$ cat design/flow/config.mk
export PLATFORM = sky130hd
export DESIGN_NAME = FourBitCPU
export DESIGN_NICKNAME = FourBitCPU
export VERILOG_FILES = /design/flow/design.v
export SDC_FILE = /design/flow/constraint.sdc
export NUM_CORES = 4
export LEC_CHECK = 0
export CAP_MARGIN = 15
export CELL_PAD_IN_SITES_GLOBAL_PLACEMENT = 3
export CORE_ASPECT_RATIO = 0.69
export CORE_MARGIN = 2
export CORE_UTILIZATION = 69
export CTS_CLUSTER_SIZE = 25
export GPL_ROUTABILITY_DRIVEN = 1
export GPL_TIMING_DRIVEN = 0
export MAX_ROUTING_LAYER = met4
export MIN_ROUTING_LAYER = met1
export PLACE_DENSITY_LB_ADDON = 0.16
export SLEW_MARGIN = 25
export TNS_END_PERCENT = 40
$ cat design/flow/constraint.sdc
create_clock -name core_clock -period 5.4 [get_ports {clk}]
set_input_delay 1.0800 -clock core_clock [delete_from_list [all_inputs] [get_ports {clk}]]
set_output_delay 1.0800 -clock core_clock [all_outputs]
set_load 0.01 [all_outputs]
$ cat design/flow/design.v
`timescale 1ns / 1ps
module FourBitCPU(rst, clk, opcode, address, myinput, myoutput, HLT, s_flag, z_flag, c_flag);
parameter n=4;
localparam DEPTH = 2**n;
input rst, clk;
input [3:0] opcode;
input [n-1:0] address;
input [7:0] myinput;
output reg [7:0] myoutput;
output reg HLT, s_flag, z_flag, c_flag;
reg [n-1:0] stackPoint;
reg [7:0] stackReg [0:DEPTH-1];
reg [7:0] mem [0:DEPTH-1];
reg [4:0] progCount;
integer i;
wire [n-1:0] addrNext = address + 1'b1;
wire [n-1:0] spDec    = stackPoint - 1'b1;
wire [7:0] memA   = mem[address];
wire [7:0] memA1  = mem[addrNext];
wire [7:0] mem0   = mem[0];
wire [7:0] stkTop = stackReg[stackPoint];
wire [8:0] sum    = {1'b0, memA} + {1'b0, myinput};
wire       borrow = (memA < myinput);
wire [7:0] andRes = memA & myinput;
wire [7:0] orRes  = memA | myinput;
wire [7:0] xorRes = memA ^ myinput;
always @(posedge clk)
begin
if (rst)
begin
  for (i=0; i<DEPTH; i=i+1)
    begin
      mem[i] <= i;
      stackReg[i] <= i;
    end
  c_flag <= 0;
  z_flag <= 0;
  s_flag <= 0;
  myoutput <= 0;
  HLT <= 0;
  progCount <= 0;
  stackPoint <= 4'b1110;
end
else if (progCount < 16 && !HLT)
begin
progCount <= progCount + 1;
case(opcode)
4'b0000:       
begin
  {c_flag, myoutput} <= sum;
  if (memA == 0) z_flag <= 1;
  s_flag <= 1'b0;
end
4'b0001:       
begin
  s_flag <= borrow;
  c_flag <= borrow;
  z_flag <= (memA == 0);
  myoutput <= memA;
end
4'b0010:       
begin
  mem[address] <= memA1;
  mem[addrNext] <= memA;
  myoutput <= memA1;
end
4'b0011:       
begin
  mem[address] <= mem0;
  if (mem0 == 0) z_flag <= 1;
  myoutput <= mem0;
end
4'b0100:       
begin
  myoutput <= memA >> 1;
end
4'b0101:       
begin
  mem[address] <= myinput;
  myoutput <= myinput;
  z_flag <= (myinput == 0);
end
4'b0110:       
begin
  myoutput <= memA;
  z_flag <= (memA == 0);
end
4'b0111:       
begin
  mem[address] <= andRes;
  myoutput <= andRes;
  if (andRes == 0) z_flag <= 1;
end
4'b1000:       
begin
  c_flag <= 0;
  z_flag <= 0;
  s_flag <= 0;
  myoutput <= memA;
end
4'b1001:       
begin
  mem[address] <= orRes;
  myoutput <= orRes;
  z_flag <= (orRes == 0);
  c_flag <= 1'b0;
  s_flag <= 1'b0;
end
4'b1010:       
begin
  mem[address] <= xorRes;
  myoutput <= xorRes;
  z_flag <= (xorRes == 0);
  c_flag <= 1'b0;
  s_flag <= 1'b0;
end
4'b1011:       
begin
  stackPoint <= spDec;
  stackReg[spDec] <= memA;
  myoutput <= memA;
end
4'b1100:       
begin
  mem[address] <= stkTop;
  stackPoint <= stackPoint + 1'b1;
  myoutput <= stkTop;
end
4'b1101:       
begin
  myoutput <= memA << 1;
  z_flag <= (memA == 0);
end
4'b1110:       
begin
  mem[address] <= ~memA;
  myoutput <= ~memA;
end
4'b1111:       
begin
  HLT <= 1'b1;
end
default: myoutput <= 0;
endcase
end
end
endmodule
$ cat design/flow/run.sh
#!/bin/bash
# the make line also repeats each setting of config.mk as NAME=value (left out here)
make -C /OpenROAD-flow-scripts/flow DESIGN_CONFIG=/design/flow/config.mk WORK_HOME=/design/flow/orfs CLKGATE_MAP_FILE= finish
==> results of run 1 <==
==> run summary, run 1 <==
Item: results of the latest flow run.

- After synthesis, the largest family of logic cells by area is multiplexers.
- Yosys reported that registers with async set or reset make up 0.
- For this configuration, the core starts out at a cell density of 0.698.
- A synthesized cell averages 11.7 µm².
- The cell type with the largest total area after synthesis is edfxtp_1.
- The synthesis report lists the Yosys warning total as 1.
- Progress stopped at global placement without I/O (3_1_place_gp_skip_io).
- Post-synth the commonest register cell is edfxtp_1.
- The net count after synthesis is 1,476.
- The full die area is 25,400 µm².
- The height of the die is 133 µm.
- The synthesis stat section lists a flop and latch total of 281.
- The adder-cell share of the synthesized area is 0.0283.
- The synthesized netlist was found by Yosys to have 1,421 cells.
- The register area share after synthesis is 0.493.
- For reference, the mux area share after synthesis is 0.157.
- Per the OpenROAD floorplan log, the area of the core is 23,800 µm².
- The share of synthesized area in the top cell type comes to 0.463.
- The cell row count is 47.
- The flow did not finish.
- The post-synth count of flops with an enable pin is 256.
- The synthesized netlist occupies a cell area of 16,600 µm².
- The post-synthesis share of cell area spent on xor and xnor gates is 0.00836.
- Synthesis produced 1,421 cells.
- The cell with the most instances after synthesis is edfxtp_1.
- Per the synthesis report, the number of distinct cell types is 71.
- The first error in the log reads "[ERROR FLW-0024] Place density exceeds 1.0 (current PLACE_DENSITY_LB_ADDON =  0.16). Please check if the value of  PLACE_DENSITY_LB_ADDON is between 0 and 0.99".
- The synthesis area per yosys is 16,600 µm².
- The area fraction in compound gates after synthesis is 0.147.
- By count the netlist is led by edfxtp_1 (256), nor2_1 (188), nand2_1 (133).
- The fraction of the mapped netlist area in simple logic gates is 0.122.
- The die width is 191 µm.
- Sorting the synthesized cells by area gives the leading types as edfxtp_1 (46%), mux4_2 (14%), o22ai_1 (4.4%).
==> run 2: changes to the inputs <==
- CAP_MARGIN: 15 -> 0
- CELL_PAD_IN_SITES_GLOBAL_PLACEMENT: 3 -> not set
- CORE_ASPECT_RATIO: 0.69 -> not set
- CORE_UTILIZATION: 69 -> 70
- CTS_CLUSTER_SIZE: 25 -> 32
- GPL_ROUTABILITY_DRIVEN: 1 -> not set
- GPL_TIMING_DRIVEN: 0 -> not set
- MAX_ROUTING_LAYER: met4 -> not set
- MIN_ROUTING_LAYER: met1 -> not set
- PLACE_DENSITY_LB_ADDON: 0.16 -> not set
- SLEW_MARGIN: 25 -> 20
- TNS_END_PERCENT: 40 -> not set
- clock period: 5.4 -> 3.35 ns (I/O delays scaled with it)
==> run 2 against run 1 <==
Compared with the run above:
- the run fails in global routing (5_1_grt)
- synthesized cell count is the same
- die size shrank 1.5%
- area after synthesis stayed put
==> run summary, run 2 <==
Item: results of the latest flow run.

- The flow did not finish.
- According to the logs, the last stage reached was global routing (5_1_grt).
- The first error in the log reads "[ERROR GRT-0232] Routing congestion too high. Check the congestion heatmap in the GUI".
- The area fraction in compound gates after synthesis is 0.147 (unchanged).
- The full die area is 25,000 µm² (-1.5%).
- The combined global-route utilization of all metal layers is 0.727.
- The fraction of the mapped netlist area in simple logic gates was 0.122 (unchanged).
- The I/O pin count is 30.
- The core area is 23,400 µm² (-1.7%).
- The starting density of the core is 0.710 (+0.0123).
- The longest clock path from root to sink contains 3 buffers.
- The clock buffer count from CTS is 30.
- The die width was 158 µm (-17%).
- The post-synthesis cell count from yosys was 1,421 (unchanged).
- The number of distinct library cell variants in the gate-level netlist after synthesis is 71 (unchanged).
- The post-synthesis register bit count is 281 (unchanged).
- Ranked by instance count, the synthesized netlist is headed by edfxtp_1 (256), nor2_1 (188), nand2_1 (133).
- The cell row count is 56 (+19%).
- Per the synth stats, the flop cell with the highest instance count is edfxtp_1.
- The register area share after synthesis came to 0.493 (unchanged).
- The warning count from the yosys run was 1 (unchanged).
- Summed over all layers, the global routing overflow is 10.
- The setup slack at placement is -0.795 ns.
- The largest combinational cell category by area is multiplexers.
- The HPWL after detailed placement is 45,400 µm.
- The synthesized area per cell is 11.7 µm² (unchanged).
- The global placer's final weighted congestion is 1.14.
- The height of the die is 158 µm (+19%).
- The net count after synthesis is 1,476 (unchanged).
- The number of instances in the synthesized netlist is 1,421 (unchanged).
- The port buffer count is 29.
- The number of buffers inserted for hold repair after clock tree synthesis is 0.
- The cell type with the largest total area after synthesis is edfxtp_1.
- The adder-cell share of the synthesized area is 0.0283 (unchanged).
- The summed instance area of the synthesized netlist was 16,600 µm² (unchanged).
- The share of flip-flops with an asynchronous set or reset after synthesis came to 0 (unchanged).
- After synthesis, the cell types taking the most area are edfxtp_1 (46%), mux4_2 (14%), o22ai_1 (4.4%).
- CTS placed an instance of clkbuf_16 at the clock tree root.
- Looking at the clock tree report, the H-tree level count equals 1.
- The multiplexer area fraction after synthesis is 0.157 (unchanged).
- According to the CTS report, the clock sink count is 281.
- The post-synthesis share of cell area spent on xor and xnor gates is 0.00836 (unchanged).
- The top cell type's share of synthesized area was 0.463 (unchanged).
- The synthesis area per yosys is 16,600 µm² (unchanged).
- The count of flip-flops with a built-in enable after synthesis is 256 (unchanged).
- The cell with the most instances after synthesis is edfxtp_1.
[run 2: per-stage QoR]
stage               cell area (µm²)  utilization  cells  TNS (ns)
CTS                           20900        0.893   2029         0
detailed placement            19700        0.844   1964    -79.76
global placement              19700        0.844   1964    -68.65
floorplan                     17200            -   1421    -17.10
[run 2: routing by layer]
metal | GRT overflow | track usage
met1 | 0 | 0.749
met2 | 1 | 0.868
met3 | 5 | 0.597
met4 | 4 | 0.679
met5 | 0 | 0.288
[run 2: repair_timing]
item / in CTS
buffers inserted: 9
gates resized: 18
pin swaps: 6
endpoints found under the setup margin: 64
==> run 3: changes to the inputs <==
- CAP_MARGIN: 0 -> 20
- CORE_UTILIZATION: 70 -> 50
- CTS_CLUSTER_DIAMETER: not set -> 55
- CTS_CLUSTER_SIZE: 32 -> not set
- GPL_TIMING_DRIVEN: not set -> 1
- HOLD_SLACK_MARGIN: not set -> 0.09
- PLACE_DENSITY_LB_ADDON: not set -> 0.16
- SLEW_MARGIN: 20 -> 5
- clock period: 3.35 -> 7.41 ns (I/O delays scaled with it)
==> run 3 against run 2 <==
Compared with the run above:
- the run now finishes clean
- synthesized cell count did not move
- die size rose by 39%
- area after synthesis did not move
==> run summary, run 3 <==
Flow results.

- In the final design database the tool counted 1,464 nets.
- The post-route clock skew is 0.0278 ns.
- The net switching component of the power is 1.22 mW.
- The largest combinational cell category by area is multiplexers.
- The post-synthesis share of cell area spent on xor and xnor gates is 0.00836 (unchanged).
- The first-pass GRT wire length is 82,100 µm.
- The number of global-route vias before repair is 12,600.
- The critical path endpoint has a required time of 7.64 ns.
- The adder-cell share of the synthesized area is 0.0283 (unchanged).
- The clock buffer count from CTS is 34 (+13%).
- The final worst-path setup slack is 1.98 ns.
- The share of flip-flops with an asynchronous set or reset after synthesis came to 0 (unchanged).
- The portion of total power attributed to the clock network is 0.385.
- The reported clock group power is 1.61 mW.
- Entering global routing, the biggest net connects 62 pins.
- The number of buffers inserted for hold repair after clock tree synthesis is 0 (unchanged).
- From the final report, the count of setup violators was given as 0.
- The run reported a max-capacitance violation count of 0.
- The post-cts sizing count is 0 (-18).
- The worst reg2reg path depth is 12.
- The remaining antenna violation count is 0.
- The post-synthesis cell count from yosys was 1,421 (unchanged).
- The internal power is 2.96 mW.
- Wires add up to 53,800 µm.
- The core area is 32,600 µm² (+39%).
- Subtracting the final worst setup slack from the clock period gives 5.43 ns.
- The peak fanout along the critical path is 44.
- Setup repair after global routing left no endpoint under its margin.
- The die width is 186 µm (+18%).
- The port buffer count was 29 (unchanged).
- The power per cell area is 228 nW/µm².
- Per the final report, max-transition violations number 0.
- The final timing summary puts the cycle share of the worst path at 0.733.
- The clock sink count is 281 (unchanged).
- The share of total power dissipated in combinational logic is 0.182.
- The full die area is 34,700 µm² (+39%).
- The most frequently used library cell after synthesis is edfxtp_1.
- The count of flip-flops with a built-in enable after synthesis came to 256 (unchanged).
- The report lists the cells along the critical path as buf_4, buf_4, mux4_2, a221oi_4, inv_1, ha_1, nor3_1, o21ai_0, a21oi_1, a21oi_1, a211oi_1, o21a_1, o22ai_1.
- The combinational power is 0.759 mW.
- After detailed routing, the average wire length per cell comes to 28.8 µm.
- The summed instance area of the synthesized netlist is 16,600 µm² (unchanged).
- The area fraction in compound gates after synthesis is 0.147 (unchanged).
- Adding up every negative setup slack in the final design gives 0 ns.
- The HPWL after detailed placement came to 36,800 µm (-19%).
- The global placer's final weighted congestion is 0.979 (-15%).
- The warning count from the yosys run was 1 (unchanged).
- The most critical setup path has its startpoint at address[0].
- The critical path buffer and inverter count is 3.
- Looking at the max-slew report, the worst-margin pin has a slew of 1.16 ns.
- The highest clock rate this design can be run at is 184 MHz.
- The switching portion of total power comes to 0.291.
- All stages included, the depth of the critical timing path comes to 13.
- The routed design ends up with an antenna cell count of 0.
- The class of the tightest hold or removal check is reg2reg.
- The buffer count from post-CTS setup fixing was 0 (-9).
- The capture point of the critical path was reported as mem[11][6].
- The top cell type's share of synthesized area was 0.463 (unchanged).
- The multiplexer area fraction after synthesis was 0.157 (unchanged).
- The number of endpoints with negative hold slack in the final report is 0.
- The height of the die came to 186 µm (+18%).
- The cell area after layout is 18,400 µm².
- The slew check shows that the tightest pin keeps a relative margin of 0.229.
- The power group with the largest share is sequential cells.
- The predominant post-synthesis flop cell is edfxtp_1.
- The I/O pin count came to 30 (unchanged).
- The timing report attributes the biggest portion of critical-path delay to AND-OR/OR-AND gates.
- The DRC marker count from the first detailed-route iteration is 1,826.
- Global routing finished with a remaining overflow of 0.
- The logs give a warning total of 50.
- The flow ran to the end and the layout has no timing, DRC or antenna violations.
- The post-layout instance count excluding filler cells is 1,872.
- TritonCTS built the clock tree.
- The cell total after placement came to 1,814 (-7.6%).
- Of the total power, registers draw 0.434.
- Counting instances, the worst hold path has a depth of 2.
- Overall routing resource usage recorded by global route was 0.311.
- By count the netlist is led by edfxtp_1 (256), nor2_1 (188), nand2_1 (133).
- The setup slack at placement is 1.54 ns (+2.34 ns).
- The fraction of the mapped netlist area in simple logic gates is 0.122 (unchanged).
- The cell row count is 66 (+18%).
- The startpoint of the worst-slack reg-to-reg timing path is mem[0][6].
- The nature of the critical path startpoint is a primary input.
- Per report_power, the Sequential row totals 1.81 mW.
- Dividing the detail-routed via count by the number of cells gives 6.97.
- The clock-pin slew reported for the worst setup and hold paths after clock tree synthesis is 0.06 ns.
- The clock latency on the worst-skew pair is 0.54 ns.
- The post-placement cell area is 17,300 µm² (-12%).
- The deepest clock path buffer count was 3 (unchanged).
- The total power after layout is 4.18 mW.
- VDD sags by at most 0.212 mV.
- The synthesis area per yosys was 16,600 µm² (unchanged).
- The DRC violations left is 0.
- The number of instances in the synthesized netlist is 1,421 (unchanged).
- Among all stages on the critical path, the maximum delay recorded is 0.72 ns.
- The register-to-register setup slack is 3.20 ns.
- The via total after detailed routing is 13,000.
- Counting the fill cells in the layout gives 2,781.
- The destination of the worst register-to-register timing path is mem[11][6].
- Ranked by total cell area, the synthesized netlist is headed by edfxtp_1 (46%), mux4_2 (14%), o22ai_1 (4.4%).
- The sink of the worst hold path is myoutput[3].
- The final hold slack is 0.469 ns.
- The post-synthesis register bit count is 281 (unchanged).
- The biggest area contributor in the post-synthesis netlist is edfxtp_1.
- The synthesized area per cell was 11.7 µm² (unchanged).
- Between the synthesized netlist and the finished layout, the area growth was recorded as 10.6%.
- The net count after synthesis is 1,476 (unchanged).
- The hold path startpoint is myoutput[3].
- The first TritonRoute pass finished after 6 iterations.
- The core occupancy in the finished layout is 0.563.
- The starting density of the core was 0.509 (-0.201).
- The leakage component of the power is 6.04 nW.
- In the setup report, the worst path falls into the class in2reg.
- The number of levels the H-tree was split into came to 2 (+1).
- The register area share after synthesis is 0.493 (unchanged).
- The number of distinct library cell variants in the gate-level netlist after synthesis came to 71 (unchanged).
- The initial antenna violation count is 0.
- The arrival time of data at the worst endpoint is listed as 5.66 ns.
- The slowest library cell on the worst path is o21a_1.
- The capturing element type of the critical path is a flip-flop.
- The library cell used as clock root buffer is clkbuf_16.
==> run 3: routing by layer <==
metal,vias up,track usage,share of wire
met2,818,0.485,0.46
li1,5558,-,-
met4,0,0.126,0.044
met1,6531,0.436,0.39
met3,139,0.0549,0.10
met5,-,0,0
==> run 3: cell type report <==
| cell class | count | area (µm²) | area share |
|---|---|---|---|
| clock buffer | 37 | 862 | 0.0469 |
| clock inverter | 20 | 221 | 0.0121 |
| inverter | 37 | 139 | 0.00756 |
| multi-input combinational | 983 | 7800 | 0.425 |
| sequential | 281 | 8190 | 0.446 |
| tap | 442 | 553 | 0.0301 |
| timing repair buffer | 72 | 606 | 0.0330 |
==> run 4: changes to the inputs <==
- ABC_AREA: not set -> 0
- CORE_UTILIZATION: 50 -> 67
- CTS_CLUSTER_DIAMETER: 55 -> 375
- CTS_CLUSTER_SIZE: not set -> 22
- GPL_TIMING_DRIVEN: 1 -> not set
- HOLD_SLACK_MARGIN: 0.09 -> -0.08
- PLACE_DENSITY_LB_ADDON: 0.16 -> not set
- SETUP_SLACK_MARGIN: not set -> 0.82
- SLEW_MARGIN: 5 -> 20
- clock period: 7.41 -> 3.18 ns (I/O delays scaled with it)
==> run 4 against run 3 <==
Compared with the run above:
- the flow now stops in global routing (5_1_grt)
- area after synthesis unchanged
- die size fell by 25%
- synthesized cell count stayed put
==> run summary, run 4 <==
Item: results of the latest flow run.

- The adder-cell share of the synthesized area is 0.0283 (unchanged).
- After synthesis, the most frequently instantiated cells are edfxtp_1 (256), nor2_1 (188), nand2_1 (133).
- Yosys instantiated no cell more often than edfxtp_1.
- The top cell type's share of synthesized area is 0.463 (unchanged).
- The summed instance area of the synthesized netlist came to 16,600 µm² (unchanged).
- The deepest clock path buffer count is 3 (unchanged).
- After synthesis, the cell types taking the most area are edfxtp_1 (46%), mux4_2 (14%), o22ai_1 (4.4%).
- The full die area is 26,100 µm² (-25%).
- The flow did not finish.
- The clock buffer count from CTS is 16 (-53%).
- The number of instances in the synthesized netlist is 1,421 (unchanged).
- The multiplexer area fraction after synthesis is 0.157 (unchanged).
- The I/O pin count is 30 (unchanged).
- The number of levels the H-tree was split into is 1 (-1).
- The first error in the log reads "[ERROR DPL-0038] Utilization greater than 100%, impossible to legalize".
- The height of the die came to 161 µm (-13%).
- The halt point of the flow is global routing (5_1_grt).
- The register area share after synthesis is 0.493 (unchanged).
- The cell row count is 57 (-14%).
- The synthesized area per cell is 11.7 µm² (unchanged).
- The area fraction in compound gates after synthesis is 0.147 (unchanged).
- The number of buffers inserted for hold repair after clock tree synthesis came to 0 (unchanged).
- Among all flip-flop cells after synthesis, the most frequent one is edfxtp_1.
- The post-synthesis cell count from yosys was 1,421 (unchanged).
- The library cell used as clock root buffer is clkbuf_16.
- The port buffer count is 29 (unchanged).
- The share of flip-flops with an asynchronous set or reset after synthesis is 0 (unchanged).
- The starting density of the core is 0.683 (+0.174).
- The number of distinct library cell variants in the gate-level netlist after synthesis is 71 (unchanged).
- The die width is 161 µm (-13%).
- The synthesis area per yosys came to 16,600 µm² (unchanged).
- The count of flip-flops with a built-in enable after synthesis was 256 (unchanged).
- The post-synthesis register bit count is 281 (unchanged).
- The setup slack at placement is -0.871 ns (-2.41 ns).
- The global placer's final weighted congestion is 1.19 (+22%).
- The core area is 24,300 µm² (-25%).
- Of the combinational cells, the family taking the most area is multiplexers.
- The clock sink count was 281 (unchanged).
- The net count after synthesis is 1,476 (unchanged).
- The post-synthesis share of cell area spent on xor and xnor gates is 0.00836 (unchanged).
- The cell type with the largest total area after synthesis is edfxtp_1.
- The HPWL after detailed placement is 45,100 µm (+23%).
- The fraction of the mapped netlist area in simple logic gates was 0.122 (unchanged).
- The warning count from the yosys run is 1 (unchanged).
[run 4: timing repair]
action	in CTS
pin swaps	67
gates resized	281
cloned	11
buffers inserted	59
setup endpoints to repair	526
[run 4: per-stage QoR]
stage / total power, mW / util / std cells / area [µm²]
after floorplan: 5.60 / - / 1421 / 17400
after global placement: 6.53 / 0.820 / 1981 / 19900
after detailed placement: 6.59 / 0.820 / 1981 / 19900
after CTS: 9.33 / 0.922 / 2079 / 22400
==> run 5: changes to the inputs <==
- ABC_AREA: 0 -> not set
- CELL_PAD_IN_SITES_GLOBAL_PLACEMENT: not set -> 0
- CORE_ASPECT_RATIO: not set -> 1.06
- CORE_UTILIZATION: 67 -> 70
- CTS_CLUSTER_DIAMETER: 375 -> not set
- CTS_CLUSTER_SIZE: 22 -> 31
- GPL_ROUTABILITY_DRIVEN: not set -> 1
- GPL_TIMING_DRIVEN: not set -> 1
- HOLD_SLACK_MARGIN: -0.08 -> not set
- SETUP_SLACK_MARGIN: 0.82 -> 0.99
- SLEW_MARGIN: 20 -> 15
- TNS_END_PERCENT: not set -> 95
- clock period: 3.18 -> 3.91 ns (I/O delays scaled with it)
==> run 5 against run 4 <==
Compared with the run above:
- the flow again stops in global routing (5_1_grt)
- synthesized cell count is the same
- die size fell by 4.2%
- area after synthesis is the same
==> run summary, run 5 <==
Item: results of the latest flow run.

- The I/O pin count is 30 (unchanged).
- For this run the aggregate overflow at the end of global routing stands at 111.
- The summed instance area of the synthesized netlist is 16,600 µm² (unchanged).
- The starting density of the core is 0.707 (+0.0235).
- The warning count from the yosys run is 1 (unchanged).
- The synthesized area per cell is 11.7 µm² (unchanged).
- In this run the clock root is driven by a clkbuf_16.
- The port buffer count was 29 (unchanged).
- The count of flip-flops with a built-in enable after synthesis is 256 (unchanged).
- The number of instances in the synthesized netlist is 1,421 (unchanged).
- In the synthesized netlist the dominant register cell turns out to be edfxtp_1.
- The clock sink count is 281 (unchanged).
- The post-synthesis cell count from yosys was 1,421 (unchanged).
- The post-placement cell area came to 18,700 µm² (-6.2%).
- The cell row count was 58 (+1.8%).
- The synthesis area per yosys is 16,600 µm² (unchanged).
- In the post-synthesis netlist, the biggest area contributors are edfxtp_1 (46%), mux4_2 (14%), o22ai_1 (4.4%).
- Sorting the Yosys area breakdown by cell type puts at the top edfxtp_1.
- The flow did not finish.
- The full die area was 25,000 µm² (-4.2%).
- The register area share after synthesis was 0.493 (unchanged).
- The adder-cell share of the synthesized area is 0.0283 (unchanged).
- The post-synthesis share of cell area spent on xor and xnor gates came to 0.00836 (unchanged).
- The die width was 154 µm (-4.9%).
- The fraction of the mapped netlist area in simple logic gates is 0.122 (unchanged).
- The number of levels the H-tree was split into is 1 (unchanged).
- The largest combinational cell category by area is multiplexers.
- The global placer's final weighted congestion is 1.08 (-9.7%).
- The net count after synthesis came to 1,476 (unchanged).
- The first error in the log reads "[ERROR GRT-0232] Routing congestion too high. Check the congestion heatmap in the GUI".
- The HPWL after detailed placement is 41,700 µm (-7.7%).
- The deepest clock path buffer count was 3 (unchanged).
- The height of the die came to 163 µm (+0.71%).
- The clock buffer count from CTS was 28 (+12).
- The top cell type's share of synthesized area was 0.463 (unchanged).
- The number of buffers inserted for hold repair after clock tree synthesis is 0 (unchanged).
- The post-synthesis register bit count is 281 (unchanged).
- Yosys reports that the most numerous cell types are edfxtp_1 (256), nor2_1 (188), nand2_1 (133).
- The cell with the most instances after synthesis is edfxtp_1.
- The share of flip-flops with an asynchronous set or reset after synthesis is 0 (unchanged).
- The core area is 23,500 µm² (-3.3%).
- The multiplexer area fraction after synthesis is 0.157 (unchanged).
- Across every metal layer, demand over resource in global routing totals 0.768.
- The flow stopped in global routing (5_1_grt).
- The area fraction in compound gates after synthesis is 0.147 (unchanged).
- The number of distinct library cell variants in the gate-level netlist after synthesis is 71 (unchanged).
[run 5: what timing repair did]
action | in CTS
pin swaps | 49
setup endpoints to repair | 310
gates cloned | 7
setup buffers | 56
gates resized | 138
[run 5: stage by stage]
step / setup TNS, ns / hold slack [ns] / worst slack (ns) / total power, mW / std cells
4_1_cts: 0 / 0.463 / 0.641 / 8.23 / 1936
3_5_place_dp: -9.26 / 0.457 / -0.231 / 5.22 / 1821
3_3_place_gp: -4.57 / 0.445 / -0.165 / 5.18 / 1821
2_1_floorplan: 0 / 0.471 / 0.0851 / 4.53 / 1421
[run 5: per-layer routing]
metal | overflow | global-route usage
met5 | 0 | 0.230
met4 | 58 | 0.745
met3 | 3 | 0.616
met2 | 50 | 0.935
met1 | 0 | 0.781
==> run 6: changes to the inputs <==
- CORE_UTILIZATION: 70 -> 67
- CTS_CLUSTER_SIZE: 31 -> 37
- SETUP_SLACK_MARGIN: 0.99 -> 0.01
- clock period: 3.91 -> 3.21 ns (I/O delays scaled with it)
==> run 6 against run 5 <==
Compared with the run above:
- the flow again stops in global routing (5_1_grt)
- synthesized cell count did not move
- die size grew 4.4%
- area after synthesis unchanged
==> run summary, run 6 <==
Item: results of the latest flow run.

- The flow did not finish.
- According to the logs, the last stage reached was global routing (5_1_grt).
- The first error in the log reads "[ERROR GRT-0232] Routing congestion too high. Check the congestion heatmap in the GUI".
- The predominant post-synthesis flop cell is edfxtp_1.
- The count of flip-flops with a built-in enable after synthesis is 256 (unchanged).
- The area fraction in compound gates after synthesis is 0.147 (unchanged).
- The register area share after synthesis was 0.493 (unchanged).
- The cell row count was 59 (+1.7%).
- Counting instances in the post-synthesis netlist gives the leading cell types as edfxtp_1 (256), nor2_1 (188), nand2_1 (133).
- The number of distinct library cell variants in the gate-level netlist after synthesis came to 71 (unchanged).
- The share of flip-flops with an asynchronous set or reset after synthesis came to 0 (unchanged).
- The number of levels the H-tree was split into was 1 (unchanged).
- The clock buffer count from CTS is 28 (unchanged).
- The setup slack at placement came to -0.745 ns (-0.514 ns).
- The synthesis area per yosys is 16,600 µm² (unchanged).
- The total overflow reported by the global router is 113.
- The post-synthesis register bit count is 281 (unchanged).
- The cell type with the largest total area after synthesis is edfxtp_1.
- The number of buffers inserted for hold repair after clock tree synthesis is 0 (unchanged).
- The cell total after placement is 2,020 (+11%).
- The warning count from the yosys run is 1 (unchanged).
- The deepest clock path buffer count is 3 (unchanged).
- The die width is 157 µm (+2.2%).
- The I/O pin count came to 30 (unchanged).
- The port buffer count is 29 (unchanged).
- The full die area was 26,100 µm² (+4.4%).
- Clock tree synthesis selected as its root buffer the cell clkbuf_16.
- The number of instances in the synthesized netlist was 1,421 (unchanged).
- The post-synthesis share of cell area spent on xor and xnor gates came to 0.00836 (unchanged).
- The post-synthesis cell count from yosys is 1,421 (unchanged).
- For reference, the top cells by area after synthesis are edfxtp_1 (46%), mux4_2 (14%), o22ai_1 (4.4%).
- The multiplexer area fraction after synthesis is 0.157 (unchanged).
- The synthesized area per cell is 11.7 µm² (unchanged).
- The global placer's final weighted congestion is 1.05 (-2.4%).
- The largest combinational cell category by area is multiplexers.
- The HPWL after detailed placement is 45,600 µm (+9.3%).
- The core area is 24,400 µm² (+3.9%).
- The fraction of the mapped netlist area in simple logic gates came to 0.122 (unchanged).
- The combined global-route utilization of all metal layers is 0.780.
- The top cell type's share of synthesized area was 0.463 (unchanged).
- The clock sink count is 281 (unchanged).
- The post-placement cell area came to 20,100 µm² (+7.6%).
- The most frequently used library cell after synthesis is edfxtp_1.
- The net count after synthesis came to 1,476 (unchanged).
- The summed instance area of the synthesized netlist is 16,600 µm² (unchanged).
- The adder-cell share of the synthesized area came to 0.0283 (unchanged).
- The starting density of the core came to 0.680 (-0.0267).
- The height of the die was 166 µm (+2.2%).
-- run 6: what timing repair did --
item / 4_1_cts
endpoints found under the setup margin: 124
cloned: 2
buffers inserted: 24
pin swaps: 38
gates resized: 78
-- run 6: stage by stage --
step                      TNS (ns)  utilization
after floorplan             -33.98            -
after CTS                    -2.41        0.886
after detailed placement    -91.83        0.823
after global placement      -82.59        0.823
-- run 6: routing by layer --
layer	GRT overflow	track usage
met3	2	0.628
met2	55	0.912
met1	0	0.815
met5	0	0.270
met4	56	0.769
==> run 7: changes to the inputs <==
- CELL_PAD_IN_SITES_GLOBAL_PLACEMENT: 0 -> not set
- CORE_ASPECT_RATIO: 1.06 -> 0.6
- CORE_MARGIN: 2 -> 9
- CORE_UTILIZATION: 67 -> 40
- CTS_CLUSTER_DIAMETER: not set -> 365
- CTS_CLUSTER_SIZE: 37 -> not set
- GPL_ROUTABILITY_DRIVEN: 1 -> not set
- GPL_TIMING_DRIVEN: 1 -> not set
- HOLD_SLACK_MARGIN: not set -> -0.03
- SETUP_SLACK_MARGIN: 0.01 -> not set
- SLEW_MARGIN: 15 -> 20
- TNS_END_PERCENT: 95 -> 85
- clock period: 3.21 -> 4.4 ns (I/O delays scaled with it)
==> run 7 against run 6 <==
Compared with the run above:
- the run now finishes clean
- die size increased by 90%
- synthesized cell count unchanged
- area after synthesis unchanged
==> run summary, run 7 <==
Flow results.

- The fraction of the mapped netlist area in simple logic gates was 0.122 (unchanged).
- The data required time at the worst endpoint is 4.69 ns.
- The setup slack at placement is -0.00183 ns (+0.743 ns).
- The DRC violations left is 0.
- In the synthesized netlist, the dominant kind of combinational cell is multiplexers.
- Of the total power, the clock network draws 0.364.
- The post-placement cell area is 18,300 µm² (-9.0%).
- The TritonCTS clock tree is done.
- The area fraction in compound gates after synthesis is 0.147 (unchanged).
- Switching power as a fraction of the total was reported as 0.294.
- The net count after synthesis is 1,476 (unchanged).
- The combinational power is 1.55 mW.
- In the final report, the number of hold violations comes to 0.
- The predominant post-synthesis flop cell is edfxtp_1.
- The global placer's final weighted congestion is 1.07 (+1.9%).
- The clock buffer count from CTS is 27 (-3.6%).
- The cell type with the largest total area after synthesis is edfxtp_1.
- The clock network consumes a total of 2.65 mW.
- The average routed wire per standard cell is 30.1 µm.
- The slowest stage of the critical path is the a221oi_1 cell.
- The count of flip-flops with a built-in enable after synthesis is 256 (unchanged).
- The adder-cell share of the synthesized area was 0.0283 (unchanged).
- The cell area after layout is 19,300 µm².
- The achievable frequency is 248 MHz.
- The cell with the most instances after synthesis is edfxtp_1.
- The DRC marker count from the first detailed-route iteration is 2,304.
- Per the detail_route report, the via count comes to 13,800.
- The internal power of the cells totals 5.13 mW.
- The number of instances in the synthesized netlist is 1,421 (unchanged).
- Measured on the finished design, the core utilization comes to 0.473.
- By count the netlist is led by edfxtp_1 (256), nor2_1 (188), nand2_1 (133).
- The maximum number of pins on one net before global-route repair is 40.
- STA classifies the critical path endpoint as a flip-flop.
- The flow reports power dissipated in sequential cells as 3.07 mW.
- The cell row count is 57 (-3.4%).
- The full die area is 49,400 µm² (+90%).
- The library cell appearing most often on the critical path is buf_4.
- The class of the tightest hold or removal check is reg2reg.
- Ranked by total cell area, the synthesized netlist is headed by edfxtp_1 (46%), mux4_2 (14%), o22ai_1 (4.4%).
- Per the summary, power density relative to cell area is 377 nW/µm².
- Setup slack on the critical path of the routed design comes to 0.362 ns.
- As reported, the later end of the worst-skew pair has a clock insertion delay of 0.59 ns.
- The timing report gives the biggest stage delay along the critical path as 0.56 ns.
- The clock sink count is 281 (unchanged).
- The cell depth of the worst setup path is 16.
- Setup repair after global routing left no endpoint under its margin.
- The combinational power share is 0.214.
- The register-to-register setup slack is 0.52 ns.
- In this run the power spent charging and discharging nets is 2.14 mW.
- The buffer count from post-CTS setup fixing is 0 (-100%).
- The final layout report lists a filler cell count of 3,681.
- The run reported a max-capacitance violation count of 0.
- The deepest clock path buffer count was 3 (unchanged).
- OpenSTA lists the critical path startpoint as address[0].
- The critical path start-end classification is in2reg.
- The power group with the largest share is sequential cells.
- In this run the most critical hold path is launched from myoutput[3].
- The core area is 40,700 µm² (+67%).
- The leakage component of the power is 6.49 nW.
- The I/O pin count was 30 (unchanged).
- Per the timing report, the biggest fanout along the worst path comes to 10.
- The startpoint identified for the worst register-to-register timing path is mem[0][3].
- The multiplexer area fraction after synthesis is 0.157 (unchanged).
- The nature of the critical path startpoint is a primary input.
- The port buffer count is 29 (unchanged).
- Recorded from the global router log, the overflow total was 0.
- The warning count from the yosys run is 1 (unchanged).
- The initial antenna violation count is 1.
- The clock-pin slew reported for the worst setup and hold paths after clock tree synthesis is 0.06 ns.
- The post-cts sizing count is 0 (-100%).
- The analysis reports a worst IR drop on VDD of 0.304 mV.
- The worst hold path was traced through 2 stages.
- Summing internal, switching and leakage power gives 7.26 mW.
- The number of levels the H-tree was split into is 1 (unchanged).
- The post-synthesis cell count from yosys is 1,421 (unchanged).
- The final setup violation count is 0.
- The cell total after placement is 2,020 (unchanged).
- For this run, the total global-route usage over all layers was measured as 0.245.
- For the worst flop-to-flop path, the logic depth is 13.
- The die width was 281 µm (+79%).
- The per-cell via count in the routed design is 6.67.
- The starting density of the core is 0.408 (-0.272).
- Leaving out buffers and inverters, the combinational logic in the layout accounts for 7800 µm².
- The final report lists a non-filler cell total of 2,071.
- The post-synthesis share of cell area spent on xor and xnor gates is 0.00836 (unchanged).
- The logs give a warning total of 50.
- The total routed wirelength is 62,300 µm.
- The data arrival time of the critical path is 4.33 ns.
- The signed area change from the synthesized netlist to the final layout is 16.0%.
- The tree is rooted in a clkbuf_16.
- The sink of the worst hold path is myoutput[3].
- The number of nets in the layout is 1,544.
- The final timing summary puts the cycle share of the worst path at 0.918.
- The post-route clock skew is 0.0222 ns.
- In this run the worst setup path terminates at mem[13][3].
- The first-pass GRT wire length is 89,200 µm.
- The number of distinct library cell variants in the gate-level netlist after synthesis is 71 (unchanged).
- The top cell type's share of synthesized area came to 0.463 (unchanged).
- The height of the die is 176 µm (+5.9%).
- Walking the worst path, the cells encountered are buf_4, buf_12, buf_4, mux4_2, a22o_1, a221oi_4, inv_1, ha_1, inv_1, a21oi_1, a221oi_1, a2111oi_0, a211oi_2, buf_4, buf_12, a22oi_1.
- The kind of cell with the highest combined delay along the critical path is AND-OR/OR-AND gates.
- The remaining antenna violation count is 0.
- The max-slew violation total from the final report is 0.
- The iteration tally of the first detailed-router pass is 8.
- The number of buffers inserted for hold repair after clock tree synthesis is 0 (unchanged).
- The destination of the worst register-to-register timing path is mem[13][3].
- The critical path buffer and inverter count is 7.
- The number of global-route vias before repair is 12,600.
- The post-synthesis register bit count was 281 (unchanged).
- The synthesized area per cell is 11.7 µm² (unchanged).
- The summed instance area of the synthesized netlist came to 16,600 µm² (unchanged).
- The synthesis area per yosys is 16,600 µm² (unchanged).
- The HPWL after detailed placement is 44,900 µm (-1.5%).
- The power report attributes to the sequential group a share of 0.422.
- The register area share after synthesis is 0.493 (unchanged).
- The register area is 8190 µm².
- The run finished with no timing, DRC or antenna violations.
- The share of flip-flops with an asynchronous set or reset after synthesis came to 0 (unchanged).
- The clock period could shrink to 4.04 ns.
- For the pin with the worst max-slew slack, the measured transition is 1.15 ns.
- The max-slew headroom at the worst pin is 0.230.
run 7: through the flow:
stage | setup TNS [ns] | hold WS, ns
after global placement | -0.0404 | 0.452
after floorplan | 0 | 0.471
after detailed placement | -0.00185 | 0.455
after global routing | 0 | 0.488
after CTS | 0 | 0.464
final | 0 | 0.461
run 7: cell type report:
| class | instances | share of cell area |
|---|---|---|
| sequential | 281 | 0.425 |
| inverter | 37 | 0.00720 |
| timing repair buffer | 159 | 0.0767 |
| clock buffer | 38 | 0.0372 |
| multi-input combinational | 983 | 0.405 |
| clock inverter | 12 | 0.0132 |
| antenna | 1 | 0.000130 |
| tap | 560 | 0.0363 |
run 7: layer usage:
metal,GRT usage,up-vias,part of all wire
li1,-,5730,-
met1,0.366,6888,0.43
met2,0.304,1093,0.37
met3,0.131,95,0.18
met4,0.0422,0,0.020
met5,0,-,0
==> run 8: changes to the inputs <==
- CELL_PAD_IN_SITES_GLOBAL_PLACEMENT: not set -> 0
- CORE_ASPECT_RATIO: 0.6 -> 1.06
- CORE_MARGIN: 9 -> 2
- CORE_UTILIZATION: 40 -> 66
- CTS_CLUSTER_DIAMETER: 365 -> not set
- GPL_ROUTABILITY_DRIVEN: not set -> 1
- GPL_TIMING_DRIVEN: not set -> 1
- HOLD_SLACK_MARGIN: -0.03 -> not set
- SETUP_SLACK_MARGIN: not set -> 0.01
- SLEW_MARGIN: 20 -> 15
- TNS_END_PERCENT: 85 -> 95
- clock period: 4.4 -> 3.91 ns (I/O delays scaled with it)
==> run 8 against run 7 <==
Compared with the run above:
- flip-flop count unchanged
- worst hold slack worse by 0.0069 ns
- final cell count down 7.7%
- worst setup slack worse by 0.22 ns
- critical path type unchanged
- critical endpoint is now mem[3][6]
- highest routed layer is now met5
==> run summary, run 8 <==
Flow results.

- The deepest clock path buffer count is 3 (unchanged).
- The net count after synthesis is 1,476 (unchanged).
- The I/O pin count is 30 (unchanged).
- The most used flip-flop cell after synthesis is edfxtp_1.
- The synthesis report lists the most area-consuming cells as edfxtp_1 (46%), mux4_2 (14%), o22ai_1 (4.4%).
- For reference, the most critical setup path is categorized as in2reg.
- The final hold slack is 0.454 ns (-0.00688 ns).
- The cell total after placement is 1,861 (-7.9%).
- The adder-cell share of the synthesized area is 0.0283 (unchanged).
- The cell depth of the worst setup path is 15 (-1).
- The largest combinational cell category by area is multiplexers.
- Looking at the reg2reg group, the worst path starts from mem[8][3].
- The internal power is 5.65 mW (+10%).
- From synthesis to final layout, the design area changed by 17.2%.
- The port buffer count came to 29 (unchanged).
- The multiplexer area fraction after synthesis is 0.157 (unchanged).
- The clock sink count is 281 (unchanged).
- The clock latency on the worst-skew pair is 0.59 ns (about the same).
- The capturing element type of the critical path is a flip-flop.
- The number of distinct library cell variants in the gate-level netlist after synthesis is 71 (unchanged).
- The first-pass GRT wire length was 86,200 µm (-3.4%).
- Per report_power, the top consumer among the power groups is sequential cells.
- The total overflow reported by the global router is 0 (unchanged).
- The maximum number of pins on one net before global-route repair is 54 (+35%).
- The worst setup path is launched from a primary input.
- The global placer's final weighted congestion came to 1.12 (+4.2%).
- The share of flip-flops with an asynchronous set or reset after synthesis is 0 (unchanged).
- The critical path ends at mem[3][6].
- The count of inserted antenna diode cells came to 0 (-1).
- The number of endpoints with negative hold slack in the final report is 0 (unchanged).
- The core area was 24,700 µm² (-39%).
- The final worst-path setup slack is 0.141 ns (-0.221 ns).
- The post-synthesis register bit count is 281 (unchanged).
- The fill cell instance count of the final layout is 1,493 (-59%).
- The area fraction in compound gates after synthesis is 0.147 (unchanged).
- The height of the die is 167 µm (-4.8%).
- The reported clock group power is 2.74 mW (+3%).
- edfxtp_1 takes more of the synthesized area than any other cell.
- The combinational power share is 0.224 (+0.010).
- The achievable frequency is 265 MHz.
- The synthesis area per yosys is 16,600 µm² (unchanged).
- The number of max-cap violations is 0 (unchanged).
- The post-route clock skew was 0.0228 ns (+0.000619 ns).
- The data required time at the worst endpoint is 4.20 ns (-0.49 ns).
- The fraction of the mapped netlist area in simple logic gates is 0.122 (unchanged).
- The number of global-route vias before repair came to 14,100 (+12%).
- The cell depth of the worst min-delay path is 2 (unchanged).
- The starting density of the core is 0.674 (+0.266).
- In the post-synthesis netlist, the cell with the most instances is edfxtp_1.
- The transition time at the pin with the least slew margin was 0.871 ns (-0.276 ns).
- The delay of the slowest critical-path stage is 0.59 ns (+0.03 ns).
- The post-placement cell area is 18,500 µm² (+1.3%).
- The DRC marker count from the first detailed-route iteration was 2,175 (-5.6%).
- The full die area came to 26,500 µm² (-46%).
- The DRC violations left came to 0 (unchanged).
- The power per cell area is 409 nW/µm² (+8.7%).
- By count the netlist is led by edfxtp_1 (256), nor2_1 (188), nand2_1 (133).
- The maximum resistive drop on vdd was 0.519 mV (+71%).
- The data arrival time of the critical path came to 4.06 ns (-0.27 ns).
- The post-layout instance count excluding filler cells was 1,912 (-7.7%).
- The max-slew headroom at the worst pin came to 0.414 (+0.184).
- The setup slack at placement was -0.660 ns (-0.659 ns).
- The count of flip-flops with a built-in enable after synthesis is 256 (unchanged).
- The post-synthesis share of cell area spent on xor and xnor gates was 0.00836 (unchanged).
- The via total after detailed routing is 14,400 (+4.4%).
- The destination of the worst register-to-register timing path is mem[7][3].
- The clock-pin slew reported for the worst setup and hold paths after clock tree synthesis is 0.06 ns (about the same).
- The combinational power is 1.79 mW (+15%).
- The cell row count is 59 (+3.5%).
- The per-cell via count in the routed design is 7.54 (+13%).
- The report lists the cells along the critical path as buf_4, buf_12, buf_4, mux4_2, a221oi_4, inv_1, ha_1, nor3_1, o21ai_0, a21oi_1, a21oi_1, a211oi_1, o21a_1, buf_12, o22ai_1.
- The portion of total power attributed to the clock network is 0.343 (-0.021).
- The core occupancy in the finished layout is 0.790 (+0.317).
- The final setup violation count was 0 (unchanged).
- Setup repair after global routing left no endpoint under its margin.
- The post-synthesis cell count from yosys came to 1,421 (unchanged).
- The kind of cell with the highest combined delay along the critical path is AND-OR/OR-AND gates.
- The post-route clock period utilization is 0.964 (+0.0462).
- The leakage component of the power is 6.80 nW (+4.8%).
- The critical path buffer and inverter count came to 5 (-2).
- The switching part of the total is 0.292 (-0.00197).
- The warning count from the yosys run was 1 (unchanged).
- The class of the tightest hold or removal check is reg2reg.
- The summed instance area of the synthesized netlist is 16,600 µm² (unchanged).
- The flow ran to the end and the layout has no timing, DRC or antenna violations.
- The power drawn by the sequential cells is 3.45 mW (+12%).
- The HPWL after detailed placement was 39,500 µm (-12%).
- The register-to-register setup slack was 0.31 ns (-0.21 ns).
- The peak fanout along the critical path is 16 (+6).
- The synthesized area per cell is 11.7 µm² (unchanged).
- The final critical delay including setup and external delays is 3.77 ns.
- The max-slew violation total from the final report is 0 (unchanged).
- TritonCTS built the clock tree.
- The average routed wire per standard cell is 30.2 µm (+0.46%).
- The total routed wirelength is 57,700 µm (-7.3%).
- The launch point of the critical path was reported as address[0].
- The sink of the worst hold path is myoutput[5].
- The worst reg2reg path depth was 13 (unchanged).
- The number of buffers inserted for hold repair after clock tree synthesis is 0 (unchanged).
- The largest individual stage delay along the critical path comes from the cell mux4_2.
- The register share of total power is 0.432 (+0.010).
- The remaining antenna violation count is 0 (unchanged).
- The initial antenna violation count is 1 (unchanged).
- The combined global-route utilization of all metal layers is 0.444 (+0.199).
- The number of nets in the layout is 1,613 (+4.5%).
- The cell area after layout is 19,500 µm² (+1.0%).
- The library cell used as clock root buffer is clkbuf_16.
- The total number of warnings across the stage logs was 53 (+6.0%).
- The register area share after synthesis is 0.493 (unchanged).
- The number of instances in the synthesized netlist is 1,421 (unchanged).
- The top cell type's share of synthesized area is 0.463 (unchanged).
- The net switching component of the power is 2.33 mW (+9.0%).
- The number of levels the H-tree was split into is 1 (unchanged).
- The clock buffer count from CTS was 29 (+7.4%).
- The die width came to 158 µm (-44%).
- The iteration tally of the first detailed-router pass is 7 (-1).
- The hold path startpoint is myoutput[5].
-- run 8: what timing repair did --
| action | 4_1_cts | 5_1_grt |
|---|---|---|
| setup buffers | 1 | 0 |
| gates resized | 3 | 3 |
| pin swaps | 0 | 0 |
| setup endpoints to repair | 18 | 50 |
-- run 8: metrics by stage --
stage	TNS (ns)	total power [mW]
after floorplan	-0.0775	4.43
after global placement	-52.85	5.16
after detailed placement	-57.95	5.19
after CTS	0	7.86
after global routing	0	8.10
final	0	7.98
-- run 8: metal layers --
metal	GRT usage	share of wire	routed length, µm
met1	0.576	0.32	18700
met5	0	0.00023	13
met4	0.257	0.076	4400
met3	0.111	0.14	8360
met2	0.682	0.45	26300
-- run 8: area by class of cell --
type / count / area (µm²) / area share
sequential: 281 / 8190 / 0.420
multi-input combinational: 983 / 7810 / 0.401
timing repair buffer: 226 / 2000 / 0.103
clock buffer: 32 / 737 / 0.0378
tap: 335 / 419 / 0.0215
clock inverter: 18 / 179 / 0.00919
inverter: 37 / 139 / 0.00713
==> run 9: changes to the inputs <==
- CORE_UTILIZATION: 66 -> 68
- CTS_CLUSTER_SIZE: not set -> 25
- SETUP_SLACK_MARGIN: 0.01 -> -0.31
- SLEW_MARGIN: 15 -> 20
- clock period: 3.91 -> 3.2 ns (I/O delays scaled with it)
==> run 9 against run 8 <==
Compared with the run above:
- the layout now fails its checks (setup timing)
- register-to-register slack worse by 0.78 ns
- worst setup slack lost 0.61 ns
- core utilization rose by 10 points
- clock-buffer cell count stayed put
- critical path depth decreased by 3
- flip-flop count unchanged
- critical endpoint is now myoutput[5]
==> run summary, run 9 <==
Flow results.

- The full die area was 25,700 µm² (-2.9%).
- STA classifies the critical path startpoint as a flip-flop.
- The power group with the largest share is sequential cells.
- The leakage component of the power was 7.82 nW (+15%).
- The max-slew headroom at the worst pin came to 0.382 (-0.0312).
- The per-cell via count in the routed design is 8.11 (+7.6%).
- The net switching component of the power is 3.16 mW (+36%).
- The via total after detailed routing came to 16,700 (+16%).
- The cell with the most instances after synthesis is edfxtp_1.
- Per the CTS log, the root buffer master is clkbuf_16.
- The multiplexer area fraction after synthesis came to 0.157 (unchanged).
- The switching part of the total is 0.306 (+0.0143).
- The critical path ends at myoutput[5].
- The adder-cell share of the synthesized area is 0.0283 (unchanged).
- The slowest library cell on the worst path is mux4_2.
- The destination of the worst register-to-register timing path is myoutput[5].
- From synthesis to final layout, the design area changed by 28.2%.
- The power drawn by the sequential cells is 4.21 mW (+22%).
- The die width is 156 µm (-1.4%).
- The height of the die is 165 µm (-1.4%).
- The HPWL after detailed placement is 43,900 µm (+11%).
- The number of endpoints with negative hold slack in the final report is 0 (unchanged).
- The transition time at the pin with the least slew margin is 0.919 ns (+0.0489 ns).
- By count the netlist is led by edfxtp_1 (256), nor2_1 (188), nand2_1 (133).
- The post-route clock period utilization was 1.15 (+0.183).
- The core area is 23,900 µm² (-3.2%).
- The reported clock group power is 3.47 mW (+27%).
- The cell row count was 58 (-1.7%).
- The setup slack at placement is -1.13 ns (-0.467 ns).
- The top cell type's share of synthesized area was 0.463 (unchanged).
- The area fraction in compound gates after synthesis is 0.147 (unchanged).
- The core occupancy in the finished layout is 0.893 (+0.103).
- The capturing element type of the critical path is a flip-flop.
- The combinational power share came to 0.256 (+0.032).
- The number of levels the H-tree was split into is 1 (unchanged).
- The remaining antenna violation count was 0 (unchanged).
- The peak fanout along the critical path is 3 (-13).
- The final setup violation count is 139 (+139).
- The signal on the critical path passes through mux4_2, a22o_2, a221oi_4, inv_1, ha_1, buf_4, a22o_1, a221oi_2, o221ai_1, a211oi_2, a211o_1, a21oi_1.
- The timing startpoint of the critical path is mem[10][5].
- The average routed wire per standard cell came to 34.2 µm (+13%).
- The combinational power is 2.65 mW (+48%).
- The total number of warnings across the stage logs is 54 (+1.9%).
- The total routed wirelength is 70,500 µm (+22%).
- The synthesized design spends more area on one cell type than any other, namely edfxtp_1.
- The I/O pin count is 30 (unchanged).
- The post-synthesis share of cell area spent on xor and xnor gates is 0.00836 (unchanged).
- The register-to-register setup slack came to -0.47 ns (-0.78 ns).
- The summed instance area of the synthesized netlist is 16,600 µm² (unchanged).
- The number of buffers inserted for hold repair after clock tree synthesis is 0 (unchanged).
- The register area was 8190 µm² (unchanged).
- TritonCTS built the clock tree.
- The synthesized area per cell is 11.7 µm² (unchanged).
- In the post-synthesis netlist, the biggest area contributors are edfxtp_1 (46%), mux4_2 (14%), o22ai_1 (4.4%).
- The data arrival time of the critical path came to 4.11 ns (+0.05 ns).
- The first-pass GRT wire length is 96,700 µm (+12%).
- The clock sink count is 281 (unchanged).
- The DRC violations left is 0 (unchanged).
- The post-synthesis cell count from yosys is 1,421 (unchanged).
- The final timing report derives a shortest allowable period of 3.67 ns.
- Static timing analysis puts the maximum clock frequency at 273 MHz.
- The delay of the slowest critical-path stage is 0.49 ns (-0.10 ns).
- The cell depth of the worst min-delay path is 2 (unchanged).
- The combined global-route utilization of all metal layers came to 0.520 (+0.0762).
- Among all flip-flop cells after synthesis, the most frequent one is edfxtp_1.
- The family with the most delay on the worst path is AND-OR/OR-AND gates.
- The critical path is of the reg2reg type.
- The worst reg2reg path depth came to 12 (-1).
- The data required time at the worst endpoint is 3.64 ns (-0.56 ns).
- The count of flip-flops with a built-in enable after synthesis came to 256 (unchanged).
- The critical path buffer and inverter count came to 2 (-3).
- The number of nets in the layout was 1,792 (+11%).
- The fill cell instance count of the final layout is 921 (-38%).
- The post-route clock skew is 0.0161 ns (-0.00679 ns).
- The share of flip-flops with an asynchronous set or reset after synthesis is 0 (unchanged).
- The max-slew violation total from the final report came to 0 (unchanged).
- The number of instances in the synthesized netlist came to 1,421 (unchanged).
- The power per cell area came to 485 nW/µm² (+18%).
- The worst hold path begins at myoutput[5].
- The clock-pin slew reported for the worst setup and hold paths after clock tree synthesis is 0.06 ns (about the same).
- The net count after synthesis is 1,476 (unchanged).
- The class of the tightest hold or removal check is reg2reg.
- The port buffer count is 29 (unchanged).
- The global placer's final weighted congestion is 1.10 (-1.5%).
- The number of max-cap violations is 0 (unchanged).
- The deepest clock path buffer count is 3 (unchanged).
- The internal power is 7.16 mW (+27%).
- The fraction of the mapped netlist area in simple logic gates is 0.122 (unchanged).
- The logic area is 8070 µm² (+3.2%).
- The startpoint of the worst-slack reg-to-reg timing path is mem[10][5].
- The number of global-route vias before repair came to 15,600 (+11%).
- The clock latency on the worst-skew pair is 0.58 ns (about the same).
- The post-synthesis register bit count is 281 (unchanged).
- The maximum resistive drop on vdd is 0.541 mV (+4.2%).
- The cell depth of the worst setup path is 12 (-3).
- The register area share after synthesis is 0.493 (unchanged).
- The synthesis area per yosys is 16,600 µm² (unchanged).
- The total overflow reported by the global router is 0 (unchanged).
- The clock buffer count from CTS is 28 (-3.4%).
- The final worst-path setup slack is -0.469 ns (-0.610 ns).
- Of the combinational cells, the family taking the most area is multiplexers.
- The register share of total power was 0.408 (-0.024).
- The number of distinct library cell variants in the gate-level netlist after synthesis was 71 (unchanged).
- The portion of total power attributed to the clock network came to 0.336 (-0.007).
- The starting density of the core is 0.696 (+0.0220).
- The flow ran to the end, but the layout failed its checks.
- The DRC marker count from the first detailed-route iteration is 3,949 (+82%).
- The initial antenna violation count is 11 (+10).
- The maximum number of pins on one net before global-route repair is 39 (-28%).
- The iteration tally of the first detailed-router pass is 13 (+6).
- A clean result was blocked by setup timing.
- STA shows the worst min-delay path finishing at myoutput[5].
- The warning count from the yosys run is 1 (unchanged).
-- run 9: layout make-up --
| class | count | area share |
|---|---|---|
| inverters | 37 | 0.00687 |
| repair buffers | 406 | 0.168 |
| diodes | 3 | 0.000352 |
| flip-flops and latches | 281 | 0.384 |
| clock buffers | 32 | 0.0336 |
| multi-input cells | 983 | 0.378 |
| well taps | 300 | 0.0176 |
| clock inverters | 20 | 0.0106 |
-- run 9: routing by layer --
layer | share of wire | track usage | wire length, µm
met4 | 0.11 | 0.320 | 7600
met5 | 0.0021 | 0.0198 | 150
met1 | 0.29 | 0.618 | 20300
met3 | 0.19 | 0.217 | 13100
met2 | 0.42 | 0.790 | 29500
-- run 9: through the flow --
step	total power, mW	hold WS, ns	setup TNS (ns)	std cells	instance area, µm²
floorplan	5.50	0.471	-40.03	1421	17000
global placement	6.42	0.443	-133.71	1973	19800
detailed placement	6.47	0.457	-149.67	1973	19800
CTS	9.89	0.465	-21.11	2033	20900
global route	10.4	0.481	-38.22	2059	21300
finish	10.3	0.462	-36.83	2062	21300
-- run 9: repair_timing --
item / CTS / global route
pin swaps: 4 / 15
resized: 11 / 39
buffers inserted: 6 / 27
cloned: 2 / 2
endpoints found under the setup margin: 83 / 101
==> run 10: changes to the inputs <==
- ABC_AREA: not set -> 1
- CAP_MARGIN: 20 -> 15
- CELL_PAD_IN_SITES_DETAIL_PLACEMENT: not set -> 0
- CELL_PAD_IN_SITES_GLOBAL_PLACEMENT: 0 -> not set
- CORE_ASPECT_RATIO: 1.06 -> not set
- CORE_MARGIN: 2 -> 6
- CORE_UTILIZATION: 68 -> 22
- CTS_CLUSTER_DIAMETER: not set -> 312
- CTS_CLUSTER_SIZE: 25 -> not set
- GPL_ROUTABILITY_DRIVEN: 1 -> 0
- GPL_TIMING_DRIVEN: 1 -> not set
- HOLD_SLACK_MARGIN: not set -> 0.03
- PLACE_DENSITY: not set -> 0.9
- SETUP_SLACK_MARGIN: -0.31 -> not set
- TNS_END_PERCENT: 95 -> 90
- clock period: 3.2 -> 8.0 ns (I/O delays scaled with it)
==> run 10 against run 9 <==
Compared with the run above:
- the run now finishes clean
- worst hold slack gained 0.0089 ns
- synthesized cell count is 67% higher
- first-iteration DRC count fell by 22%
- largest power group unchanged
==> run summary, run 10 <==
Flow results.

- The slowest library cell on the worst path is clkinv_1.
- The number of global-route vias before repair came to 16,100 (+3.4%).
- The full die area was 88,000 µm² (+240%).
- The fraction of the mapped netlist area in simple logic gates is 0.289 (+0.167).
- For hold timing, the worst endpoint is myoutput[3].
- The leakage component of the power came to 7.99 nW (+2.2%).
- The net count after synthesis was 2,424 (+64%).
- The number of distinct library cell variants in the gate-level netlist after synthesis was 46 (-35%).
- The post-synthesis share of cell area spent on xor and xnor gates is 0.00492 (-0.00344).
- The multiplexer area fraction after synthesis is 0 (-0.157).
- The number of instances in the synthesized netlist is 2,369 (+67%).
- The buffer count from post-CTS setup fixing came to 0 (-6).
- The delay of the slowest critical-path stage came to 0.74 ns (+0.25 ns).
- The core occupancy in the finished layout is 0.250 (-0.643).
- The cell area after layout was 19,900 µm² (-6.8%).
- The post-placement cell area came to 19,100 µm² (-3.5%).
- The deepest clock path buffer count is 3 (unchanged).
- The cell depth of the worst setup path came to 20 (+8).
- The initial antenna violation count was 1 (-10).
- The switching part of the total came to 0.319 (+0.0122).
- The flow ran to the end and the layout has no timing, DRC or antenna violations.
- The post-synthesis cell count from yosys was 2,369 (+67%).
- The synthesized design spends more area on one cell type than any other, namely edfxtp_1.
- The maximum number of pins on one net before global-route repair is 95 (+140%).
- The capture point of the critical path was reported as mem[10][6].
- For this run, the leading register cell type out of synthesis is edfxtp_1.
- The via total after detailed routing is 17,400 (+3.7%).
- The I/O pin count is 30 (unchanged).
- The data arrival time of the critical path came to 6.23 ns (+2.12 ns).
- The capturing element type of the critical path is a flip-flop.
- The number of nets in the layout is 2,390 (+33%).
- The combinational power share is 0.207 (-0.049).
- The clock latency on the worst-skew pair is 0.57 ns (about the same).
- The iteration tally of the first detailed-router pass is 17 (+4).
- The number of max-cap violations is 0 (unchanged).
- The data required time at the worst endpoint came to 8.32 ns (+4.68 ns).
- The count of flip-flops with a built-in enable after synthesis came to 256 (unchanged).
- The capture point of the worst register-to-register path is recorded as mem[10][6].
- The average routed wire per standard cell was 17.0 µm (-50%).
- The timing startpoint of the critical path is address[0].
- The peak fanout along the critical path is 94 (+91).
- Setup repair after global routing left no endpoint under its margin.
- The register share of total power was 0.464 (+0.056).
- The clock sink count is 281 (unchanged).
- The post-route clock period utilization is 0.739 (-0.408).
- The fill cell instance count of the final layout is 8,304 (+800%).
- The summed instance area of the synthesized netlist is 17,800 µm² (+7.2%).
- The register area share after synthesis is 0.460 (-0.0331).
- The number of buffers inserted for hold repair after clock tree synthesis is 0 (unchanged).
- The post-route clock skew was 0.0338 ns (+0.0178 ns).
- Counting instances in the post-synthesis netlist gives the leading cell types as nand2_1 (753), nor2_1 (295), edfxtp_1 (256).
- The core area is 79,500 µm² (+230%).
- For this run, the top clock speed supported by timing is 169 MHz.
- The critical path buffer and inverter count came to 6 (+4).
- The synthesis area per yosys is 17,800 µm² (+7.2%).
- The top cell type's share of synthesized area is 0.431 (-0.0311).
- Ranked by power, first place goes to sequential cells.
- The starting density of the core is 0.224 (-0.472).
- The remaining antenna violation count is 0 (unchanged).
- The area fraction in compound gates after synthesis is 0.137 (-0.00993).
- The signed area change from the synthesized netlist to the final layout is 11.4%.
- The combined global-route utilization of all metal layers is 0.124 (-0.396).
- The first-pass GRT wire length is 88,100 µm (-8.8%).
- Per STA, the worst path is made up of buf_4, inv_4, buf_4, a21oi_1, o21ai_0, nand2_1, nand2_1, nand2_1, nor2_2, buf_4, clkinv_1, ha_1, inv_1, a21oi_1, nand2_1, nand2_1, nand2_1, nand2_2, nand2_1, nand2_1.
- The DRC violations left is 0 (unchanged).
- The warning count from the yosys run came to 1 (unchanged).
- The max-slew headroom at the worst pin is 0.235 (-0.148).
- The final setup violation count is 0 (-100%).
- The portion of total power attributed to the clock network is 0.329 (-0.007).
- Clock tree synthesis selected as its root buffer the cell clkbuf_16.
- The adder-cell share of the synthesized area is 0.0264 (-0.00190).
- The port buffer count is 29 (unchanged).
- According to the hold report, the worst path is of the reg2reg type.
- The max-slew violation total from the final report was 0 (unchanged).
- The die width came to 297 µm (+90%).
- The final critical delay including setup and external delays is 5.91 ns.
- The TritonCTS clock tree is done.
- The clock-pin slew reported for the worst setup and hold paths after clock tree synthesis is 0.07 ns (about the same).
- The largest combinational cell category by area is simple AND/OR/NAND/NOR gates.
- The reported clock group power is 1.20 mW (-65%).
- The maximum resistive drop on vdd came to 0.161 mV (-70%).
- The internal power came to 2.48 mW (-65%).
- The clock buffer count from CTS is 25 (-11%).
- The DRC marker count from the first detailed-route iteration is 3,078 (-22%).
- The worst reg2reg path depth is 18 (+6).
- The HPWL after detailed placement is 39,400 µm (-10%).
- The per-cell via count in the routed design came to 5.10 (-37%).
- The height of the die was 297 µm (+80%).
- The total overflow reported by the global router is 0 (unchanged).
- The combinational power is 0.752 mW (-72%).
- The share of flip-flops with an asynchronous set or reset after synthesis was 0 (unchanged).
- The transition time at the pin with the least slew margin is 1.14 ns (+0.222 ns).
- The count of inserted antenna diode cells was 0 (-3).
- In the setup report, the worst path falls into the class in2reg.
- The net switching component of the power is 1.16 mW (-63%).
- The post-cts sizing count came to 0 (-11).
- The cell with the most instances after synthesis is nand2_1.
- The total routed wirelength is 57,900 µm (-18%).
- The hold path startpoint is myoutput[3].
- Ranked by total cell area, the synthesized netlist is headed by edfxtp_1 (43%), nand2_1 (16%), nor2_1 (6.2%).
- The synthesized area per cell is 7.52 µm² (-36%).
- The number of endpoints with negative hold slack in the final report is 0 (unchanged).
[run 10: final cells by class]
cell class	count	area, µm²	area share
clock buffers	37	701	0.0353
flip-flops and latches	281	8190	0.412
inverters	260	978	0.0493
multi-input cells	1718	8160	0.411
clock inverters	8	75.1	0.00378
repair buffers	49	438	0.0221
well taps	1050	1310	0.0662
[run 10: metrics by stage]
| stage | power (mW) | std cells | hold slack (ns) | setup WS (ns) |
|---|---|---|---|---|
| global route | 3.72 | 3403 | 0.495 | 2.03 |
| CTS | 3.58 | 3403 | 0.468 | 2.37 |
| global placement | 2.40 | 3358 | 0.455 | 1.94 |
| finish | 3.64 | 3403 | 0.471 | 2.09 |
| detailed placement | 2.42 | 3358 | 0.458 | 1.80 |
| floorplan | 2.17 | 2369 | 0.439 | 3.35 |
[run 10: per-layer routing]
| layer | global-route usage | up-vias | routed length, µm |
|---|---|---|---|
| met5 | 0 | - | 13 |
| met4 | 0.0739 | 2 | 4410 |
| met3 | 0.0310 | 381 | 8160 |
| met2 | 0.197 | 1474 | 25200 |
| met1 | 0.153 | 7754 | 20100 |
| li1 | - | 7739 | - |
No activity file was given, so power comes from the tool's default toggle rates.
